==> inputs of v19 <==
==> flow/design.v <==
`timescale 1ns / 1ps
module IIR2nd#(
    parameter DW = 20,FW = 15
)(
    input clk,rst_n,en,
    input signed [DW-1:0] din,
    output logic signed[DW-1:0] dout,
    input [31:0]index
);
    localparam logic signed[DW-1:0] GAIN =41;
    function automatic logic signed[DW-1:0] DEN(input [31:0] i);
        case (i)
        32'd0:  DEN = -65446;
        32'd1:  DEN = -65421;
        32'd2:  DEN = -65381;
        32'd3:  DEN = -65325;
        32'd4:  DEN = -65252;
        32'd5:  DEN = -65163;
        32'd6:  DEN = -65058;
        32'd7:  DEN = -64938;
        32'd8:  DEN = -64801;
        32'd9:  DEN = -64648;
        32'd10: DEN = -64479;
        32'd11: DEN = -64294;
        32'd12: DEN = -64094;
        32'd13: DEN = -63877;
        32'd14: DEN = -63645;
        32'd15: DEN = -63397;
        32'd16: DEN = -63134;
        32'd17: DEN = -62855;
        32'd18: DEN = -62560;
        32'd19: DEN = -62250;
        default: DEN = 0;
        endcase
    endfunction
    localparam logic signed [DW-1:0] NUM0 = 32768, NUM1 = 0, NUM2 = -32768;
    wire signed [DW-1:0] n0;
    wire signed [DW-1:0] n1;
    wire signed [DW-1:0] n2;
    wire signed [DW-1:0] d1;
    wire signed [DW-1:0] d2;
    wire signed [DW-1:0] g ;
    assign    n0      = (NUM0);
    assign    n1     = (NUM1);
    assign    n2     = (NUM2);
    assign    d1     = (DEN(index));
    assign    d2     = (32686);
    assign    g      = (GAIN);
    logic signed [DW-1:0]   z1,z0;
    wire signed [DW-1:0] pn0;
    wire signed [DW-1:0] pn1;
    wire signed [DW-1:0] pn2;
    wire signed [DW-1:0] o ;
    wire signed [DW-1:0] pd1;
    wire signed [DW-1:0] pd2;
    assign        pn0    = 
    (((DW-FW)+(DW-FW)+(FW)+(FW))'(din)*((DW-FW)+(DW-FW)+(FW)+(FW))'(n0))>>>((FW)+(FW)-(FW));
    assign        pn1    = 
    (((DW-FW)+(DW-FW)+(FW)+(FW))'(din)*((DW-FW)+(DW-FW)+(FW)+(FW))'(n1))>>>((FW)+(FW)-(FW));
    assign        pn2    = 
    (((DW-FW)+(DW-FW)+(FW)+(FW))'(din)*((DW-FW)+(DW-FW)+(FW)+(FW))'(n2))>>>((FW)+(FW)-(FW));
    assign        o     =z0 + pn0;
    assign        pd1    = 
    (((DW-FW)+(DW-FW)+(FW)+(FW))'(o)*((DW-FW)+(DW-FW)+(FW)+(FW))'(d1))>>>((FW)+(FW)-(FW));
    assign        pd2    = 
    (((DW-FW)+(DW-FW)+(FW)+(FW))'(o)*((DW-FW)+(DW-FW)+(FW)+(FW))'(d2))>>>((FW)+(FW)-(FW));
    always_ff @( posedge clk ) begin 
        if(!rst_n) begin
            z0<=0; z1<=0;dout<=0;
        end else begin
            z0<=pn1 + z1 - pd1;
            z1<=pn2 - pd2;
            dout<=
    (((DW-FW)+(DW-FW)+(FW)+(FW))'(o)*((DW-FW)+(DW-FW)+(FW)+(FW))'(g))>>>((FW)+(FW)-(FW));
        end
    end
endmodule
module IIR#(
    parameter DW = 16,EW = 4
)(
    input clk,rst_n,en,
    input signed [DW-1:0] din,
    output logic signed [DW-1:0] dout,
    input [31:0]index,
    output logic signed [DW+EW-1:0] dout_W
    );
    localparam W = DW + EW;
    logic signed [W-1:0] din_W;
    assign din_W = din;
    assign dout = dout_W;
    IIR2nd #(W,DW-1)IIR2nd_inst(
    clk,rst_n,en, din_W, dout_W,index
        );
endmodule
`timescale 1ns / 1ps
module IIR_v#(
    parameter DW = 16,FW = 15
)(
    input clk,rst_n,en,
    input signed [DW-1:0] din,
    output wire signed [DW-1:0] dout,
    input [31:0]index,
    output wire signed [DW+FW-1:0] dout_W
    );
    IIR#(
        DW,FW
    )IIR_inst(
        clk,rst_n,en,din,dout,index,dout_W
    );
endmodule
==> flow/run.sh <==
#!/bin/bash
# the make line also repeats each setting of config.mk as NAME=value (left out here)
make -C /OpenROAD-flow-scripts/flow DESIGN_CONFIG=/design/flow/config.mk WORK_HOME=/design/flow/orfs CLKGATE_MAP_FILE= finish
==> flow/config.mk <==
export PLATFORM = sky130hd
export DESIGN_NAME = IIR_v
export DESIGN_NICKNAME = IIR_v
export VERILOG_FILES = /design/flow/design.v
export SDC_FILE = /design/flow/constraint.sdc
export NUM_CORES = 4
export LEC_CHECK = 0
export ABC_AREA = 1
export CAP_MARGIN = 25
export CORE_ASPECT_RATIO = 0.91
export CORE_MARGIN = 2
export CORE_UTILIZATION = 21
export CTS_CLUSTER_SIZE = 85
export GPL_ROUTABILITY_DRIVEN = 1
export GPL_TIMING_DRIVEN = 1
export MAX_ROUTING_LAYER = met4
export PLACE_DENSITY_LB_ADDON = 0.15
export SETUP_SLACK_MARGIN = 4.19
export SLEW_MARGIN = 20
==> flow/constraint.sdc <==
create_clock -name core_clock -period 21.5 [get_ports {clk}]
set_input_delay 4.3000 -clock core_clock [delete_from_list [all_inputs] [get_ports {clk}]]
set_output_delay 4.3000 -clock core_clock [all_outputs]
set_load 0.01 [all_outputs]
==> v8 (differences from v19) <==
==> flow/config.mk (replaced) <==
export PLATFORM = sky130hd
export DESIGN_NAME = IIR_v
export DESIGN_NICKNAME = IIR_v
export VERILOG_FILES = /design/flow/design.v
export SDC_FILE = /design/flow/constraint.sdc
export NUM_CORES = 4
export LEC_CHECK = 0
export CAP_MARGIN = 20
export CORE_MARGIN = 2
export CORE_UTILIZATION = 72
export CTS_CLUSTER_SIZE = 40
export SLEW_MARGIN = 20
==> flow/constraint.sdc (replaced) <==
create_clock -name core_clock -period 11.3 [get_ports {clk}]
set_input_delay 2.2600 -clock core_clock [delete_from_list [all_inputs] [get_ports {clk}]]
set_output_delay 2.2600 -clock core_clock [all_outputs]
set_load 0.01 [all_outputs]
==> v28 (differences from v19) <==
--- a/flow/config.mk
+++ b/flow/config.mk
@@ -5,8 +5,9 @@
 export SDC_FILE = /design/flow/constraint.sdc
 export NUM_CORES = 4
 export LEC_CHECK = 0
-export ABC_AREA = 1
+export ABC_AREA = 0
 export CAP_MARGIN = 25
+export CELL_PAD_IN_SITES_GLOBAL_PLACEMENT = 3
 export CORE_ASPECT_RATIO = 0.91
 export CORE_MARGIN = 2
 export CORE_UTILIZATION = 21
@@ -15,5 +16,5 @@
 export GPL_TIMING_DRIVEN = 1
 export MAX_ROUTING_LAYER = met4
 export PLACE_DENSITY_LB_ADDON = 0.15
-export SETUP_SLACK_MARGIN = 4.19
-export SLEW_MARGIN = 20
+export SLEW_MARGIN = 25
+export TNS_END_PERCENT = 95
==> flow/constraint.sdc (replaced) <==
create_clock -name core_clock -period 9.25 [get_ports {clk}]
set_input_delay 1.8500 -clock core_clock [delete_from_list [all_inputs] [get_ports {clk}]]
set_output_delay 1.8500 -clock core_clock [all_outputs]
set_load 0.01 [all_outputs]
==> comparison <==
v28 finished but fails on negative setup slack. v19 ran to the end with no violations. v8 died in global routing (5_1_grt) on GRT-0116.
Of v28 and v19, v19 has the higher setup slack (gap 8.0 ns).
Hold slack: v19 is lower than v28 (0.056 ns).
Between v19 and v28, the lower first-iteration DRC count is in v28 (gap 49%, measured against v28).
Sequential cell count is the same in v28 and v19.


==> inputs of run F <==
// IIR_v: RTL as listed in full above, without the edits since
export LEC_CHECK = 0
export CAP_MARGIN = 15
export CORE_MARGIN = 2
export CORE_UTILIZATION = 72
export MAX_ROUTING_LAYER = met4
export PLACE_DENSITY = 0.37
export SLEW_MARGIN = 20
export TNS_END_PERCENT = 5
create_clock -name core_clock -period 12.6 [get_ports {clk}]
run.sh (not shown) runs the stock make flow with config.mk's settings and CLKGATE_MAP_FILE=.
==> run K: changes against run F <==
CAP_MARGIN = 20   (was 15)
MAX_ROUTING_LAYER = default   (was met4)
PLACE_DENSITY = default   (was 0.37)
PLACE_DENSITY_LB_ADDON = 0.01   (was default)
SETUP_SLACK_MARGIN = 2.01   (was default)
TNS_END_PERCENT = default   (was 5)
==> flow/constraint.sdc (replaced) <==
create_clock -name core_clock -period 6.95 [get_ports {clk}]
set_input_delay 1.3900 -clock core_clock [delete_from_list [all_inputs] [get_ports {clk}]]
set_output_delay 1.3900 -clock core_clock [all_outputs]
set_load 0.01 [all_outputs]
==> run M: changes against run F <==
CAP_MARGIN = 20   (was 15)
CTS_CLUSTER_DIAMETER = 89   (was default)
MAX_ROUTING_LAYER = default   (was met4)
PLACE_DENSITY = default   (was 0.37)
PLACE_DENSITY_LB_ADDON = 0.01   (was default)
SETUP_SLACK_MARGIN = 1.13   (was default)
TNS_END_PERCENT = default   (was 5)
==> flow/constraint.sdc (replaced) <==
create_clock -name core_clock -period 4.84 [get_ports {clk}]
set_input_delay 0.9680 -clock core_clock [delete_from_list [all_inputs] [get_ports {clk}]]
set_output_delay 0.9680 -clock core_clock [all_outputs]
set_load 0.01 [all_outputs]
==> run E: changes against run F <==
CAP_MARGIN = 20   (was 15)
CORE_UTILIZATION = 66   (was 72)
CTS_CLUSTER_SIZE = 29   (was default)
MAX_ROUTING_LAYER = default   (was met4)
PLACE_DENSITY = default   (was 0.37)
PLACE_DENSITY_LB_ADDON = 0.0   (was default)
SETUP_SLACK_MARGIN = 1.84   (was default)
==> flow/constraint.sdc (replaced) <==
create_clock -name core_clock -period 7.43 [get_ports {clk}]
set_input_delay 1.4860 -clock core_clock [delete_from_list [all_inputs] [get_ports {clk}]]
set_output_delay 1.4860 -clock core_clock [all_outputs]
set_load 0.01 [all_outputs]
==> qor.csv <==
metric;value;unit
check-failures;negative setup slack;
signal_buffers;1121;
worst_slack;-4715;ps
outcome;finished with violations;
clockBufferDepth;2;
finalSetupViolations;62;
dr.first_iter.drc_count;2781;
That was run E.
==> qor.csv <==
metric;value;unit
outcome;did not finish;
haltStage;global routing (5_1_grt);
tool.error;[ERROR GRT-0116] Global routing finished with congestion. Check the congestion regions in the DRC Viewer.;
clockBufferDepth;2;
clock-root-buffer;clkbuf_16;
async_flop_share;0;%
That was run M.
==> qor.csv <==
metric;value;unit
tool.error;[ERROR DPL-0033] detailed placement checks failed during check placement.;
hpwl;124.8;mm
syn_area;39510;um^2
ioPinCount;98;
edf_count;0;
haltStage;clock tree synthesis (4_1_cts);
outcome;did not finish;
muxShareOfSynthArea;0.3357;%
yosys_warnings;1;
dpl_cell_area;49610;um^2
numSynthFlops;85;
That was run K.
==> qor.csv <==
metric;value;unit
signal_buffers;938;
clockBufferDepth;2;
worst_slack;-624.4;ps
outcome;finished with violations;
finalSetupViolations;20;
check-failures;negative setup slack;
That was run F.


==> build 92: inputs <==
RTL: the design.v shown in full above, as it stands there.
clock: 9.25 ns
lec_check: 0
abc_area: 0
cap_margin: 25
core_aspect_ratio: 0.91
core_margin: 2
core_utilization: 21
cts_cluster_size: 85
gpl_routability_driven: 1
gpl_timing_driven: 1
max_routing_layer: met4
place_density_lb_addon: 0.15
setup_slack_margin: 2.75
slew_margin: 20
tns_end_percent: 95
==> trial 35 (differences from build 92) <==
Settings changed: ABC_AREA 0 to unset, CAP_MARGIN 25 to 20, CORE_ASPECT_RATIO 0.91 to unset, CORE_UTILIZATION 21 to 71, CTS_CLUSTER_DIAMETER set to 235, CTS_CLUSTER_SIZE 85 to 48, GPL_ROUTABILITY_DRIVEN 1 to unset, GPL_TIMING_DRIVEN 1 to unset, MAX_ROUTING_LAYER met4 to unset, PLACE_DENSITY_LB_ADDON 0.15 to unset, SETUP_SLACK_MARGIN 2.75 to unset, TNS_END_PERCENT 95 to unset.
==> flow/constraint.sdc (replaced) <==
create_clock -name core_clock -period 12.5 [get_ports {clk}]
set_input_delay 2.5000 -clock core_clock [delete_from_list [all_inputs] [get_ports {clk}]]
set_output_delay 2.5000 -clock core_clock [all_outputs]
set_load 0.01 [all_outputs]
==> build 26 (differences from build 92) <==
Settings changed: ABC_AREA 0 to unset, CAP_MARGIN 25 to 20, CORE_ASPECT_RATIO 0.91 to unset, CORE_UTILIZATION 21 to 72, CTS_CLUSTER_SIZE 85 to unset, GPL_ROUTABILITY_DRIVEN 1 to unset, GPL_TIMING_DRIVEN 1 to unset, MAX_ROUTING_LAYER met4 to unset, PLACE_DENSITY_LB_ADDON 0.15 to unset, SETUP_SLACK_MARGIN 2.75 to -0.39, TNS_END_PERCENT 95 to unset.
==> flow/constraint.sdc (replaced) <==
create_clock -name core_clock -period 4.84 [get_ports {clk}]
set_input_delay 0.9680 -clock core_clock [delete_from_list [all_inputs] [get_ports {clk}]]
set_output_delay 0.9680 -clock core_clock [all_outputs]
set_load 0.01 [all_outputs]
==> qor summary <==
| metric | build 26 | trial 35 | build 92 |
|---|---|---|---|
| Final hold violation count | - | 0 | 0 |
| Total number of tap cells | - | 748 | 2,448 |
| Worst setup EP type | - | flip-flop | flip-flop |
| Horizontal die size | 238 um | 240 um | 459 um |
| CTS resizes | 357 | 211 | 369 |
| Worst reg-to-reg setup slack | - | 520 ps | -1710 ps |
| Worst slack at placement | -7390 ps | -1350 ps | -4280 ps |
| Non-clock buffer total of the final layout | - | 1,019 | 1,179 |
| Rel. slew slack | - | 0.335 | 0.463 |
| Share of the core filled with cells in the final layout | - | 0.922 | 0.302 |
| Number of search-and-repair iterations in the first detailed-routing pass | - | 8 | 5 |
| Worst Hold End | - | IIR_inst.IIR2nd_inst.z0[0] | IIR_inst.IIR2nd_inst.z0[0] |
| Area of the core | 54,000 um^2 | 55,100 um^2 | 186,000 um^2 |
| Total wire length | - | 157 mm | 142 mm |
| Critical path startpoint category | - | input pin | input pin |
| Capture point of the critical path | - | IIR_inst.IIR2nd_inst.z0[30] | IIR_inst.IIR2nd_inst.z0[30] |
| Slowest Stage Delay on Critical Path | - | 630 ps | 520 ps |
| Clock-cell share of area | - | 0.00650 | 0.00553 |
| 1st-iter DRT viols | - | 5,103 | 1,322 |
| Result of the run | did not finish | failed layout checks | failed layout checks |
| Last stage reached | global routing (5_1_grt) | - | - |
| Violated checks | - | setup timing | setup timing |
| Fraction of standard cell area in multi-input logic | - | 0.690 | 0.654 |


==> inputs of v21 <==
Starts from the design.v that is shown in full above.
make LEC_CHECK=0 CAP_MARGIN=20 CORE_MARGIN=2 CORE_UTILIZATION=72 CTS_CLUSTER_DIAMETER=160 CTS_CLUSTER_SIZE=99 SLEW_MARGIN=20 finish   # period 10.1 ns
==> v1: changes against v21 <==
- CORE_UTILIZATION: 72 -> 65
- CTS_CLUSTER_DIAMETER: 160 -> not set
- CTS_CLUSTER_SIZE: 99 -> 58
- MAX_ROUTING_LAYER: not set -> met4
==> flow/constraint.sdc (replaced) <==
create_clock -name core_clock -period 12.7 [get_ports {clk}]
set_input_delay 2.5400 -clock core_clock [delete_from_list [all_inputs] [get_ports {clk}]]
set_output_delay 2.5400 -clock core_clock [all_outputs]
set_load 0.01 [all_outputs]
==> summary of the runs <==
v1 finished but failed the layout checks on setup timing. v21 failed in global routing (GRT-0116).
Between v21 and v1, the lower die size is in v21 (gap about 10%, measured against v1).
In synthesized cell count, v21 and v1 do not differ.
Synthesized area is the same in v21 and v1.


==> v27: inputs <==
// IIR_v: RTL as listed in full above, without the edits since
Settings: LEC_CHECK=0, ABC_AREA=0, CAP_MARGIN=25, CORE_ASPECT_RATIO=0.91, CORE_MARGIN=2, CORE_UTILIZATION=72, CTS_CLUSTER_SIZE=48, GPL_ROUTABILITY_DRIVEN=1, GPL_TIMING_DRIVEN=1, PLACE_DENSITY_LB_ADDON=0.15, SETUP_SLACK_MARGIN=1.37, SLEW_MARGIN=20; clock period 13.8 ns.
==> v23: changes against v27 <==
ABC_AREA = default   (was 0)
CAP_MARGIN = 20   (was 25)
CORE_ASPECT_RATIO = default   (was 0.91)
CORE_UTILIZATION = 66   (was 72)
CTS_CLUSTER_SIZE = default   (was 48)
GPL_ROUTABILITY_DRIVEN = default   (was 1)
GPL_TIMING_DRIVEN = default   (was 1)
PLACE_DENSITY_LB_ADDON = 0.0   (was 0.15)
SETUP_SLACK_MARGIN = default   (was 1.37)
TNS_END_PERCENT = 5   (was default)
==> flow/constraint.sdc (replaced) <==
create_clock -name core_clock -period 7.43 [get_ports {clk}]
set_input_delay 1.4860 -clock core_clock [delete_from_list [all_inputs] [get_ports {clk}]]
set_output_delay 1.4860 -clock core_clock [all_outputs]
set_load 0.01 [all_outputs]
==> v38: changes against v27 <==
ABC_AREA = default   (was 0)
CAP_MARGIN = 20   (was 25)
CORE_ASPECT_RATIO = default   (was 0.91)
CORE_UTILIZATION = 71   (was 72)
GPL_ROUTABILITY_DRIVEN = default   (was 1)
GPL_TIMING_DRIVEN = default   (was 1)
PLACE_DENSITY_LB_ADDON = 0.26   (was 0.15)
SETUP_SLACK_MARGIN = default   (was 1.37)
==> flow/constraint.sdc (replaced) <==
create_clock -name core_clock -period 12.5 [get_ports {clk}]
set_input_delay 2.5000 -clock core_clock [delete_from_list [all_inputs] [get_ports {clk}]]
set_output_delay 2.5000 -clock core_clock [all_outputs]
set_load 0.01 [all_outputs]
==> results <==
                                                                                        v23                                     v27                       v38
Maximum fanout count along the critical path                                              4                                       7                         -
Antenna violation net count after detailed routing                                        0                                       0                         -
Per-cell via count in the routed design                                                5.52                                    6.61                         -
Area enclosed by the die boundary                                                0.0618 mm²                              0.0568 mm²                0.0576 mm²
Non-Clock Buffer Area Fraction                                                        16.7%                                   12.2%                         -
Number of failing hold endpoints at the final stage                                       0                                       0                         -
Clock Buffer Count                                                                        9                                       9                         -
Largest cell class by area                                                      logic gates                             logic gates                         -
Startpoint types                                                              primary input                           primary input                         -
Class of the tightest hold or removal check                          flip-flop to flip-flop                  flip-flop to flip-flop                         -
Final setup margin                                                                 -4.56 ns                               -0.161 ns                         -
Final Non-Filler Cells                                                                 6085                                    5663                         -
Result of the run                                                           failed layout checks                    failed layout checks       did not finish
Failing step                                                                              -                                       -  global routing (5_1_grt)
Layout check failures                                                          setup timing                            setup timing                         -
Critical path origin                                                                din[11]                                  din[9]                         -
Clk pin slew, worst setup/hold paths                                                0.08 ns                                 0.08 ns                         -
Slew at the pin with the worst max-slew slack                                      0.795 ns                                 1.20 ns                         -
Maximum Capacitance Violations                                                            0                                       0                         -
DPL Wire Length                                                                   103000 µm                                98800 µm                 112000 µm
Reg-to-reg endpoint                                  IIR_inst.IIR2nd_inst.z0[30]$_SDFF_PN0_  IIR_inst.IIR2nd_inst.z0[30]$_SDFF_PN0_                         -
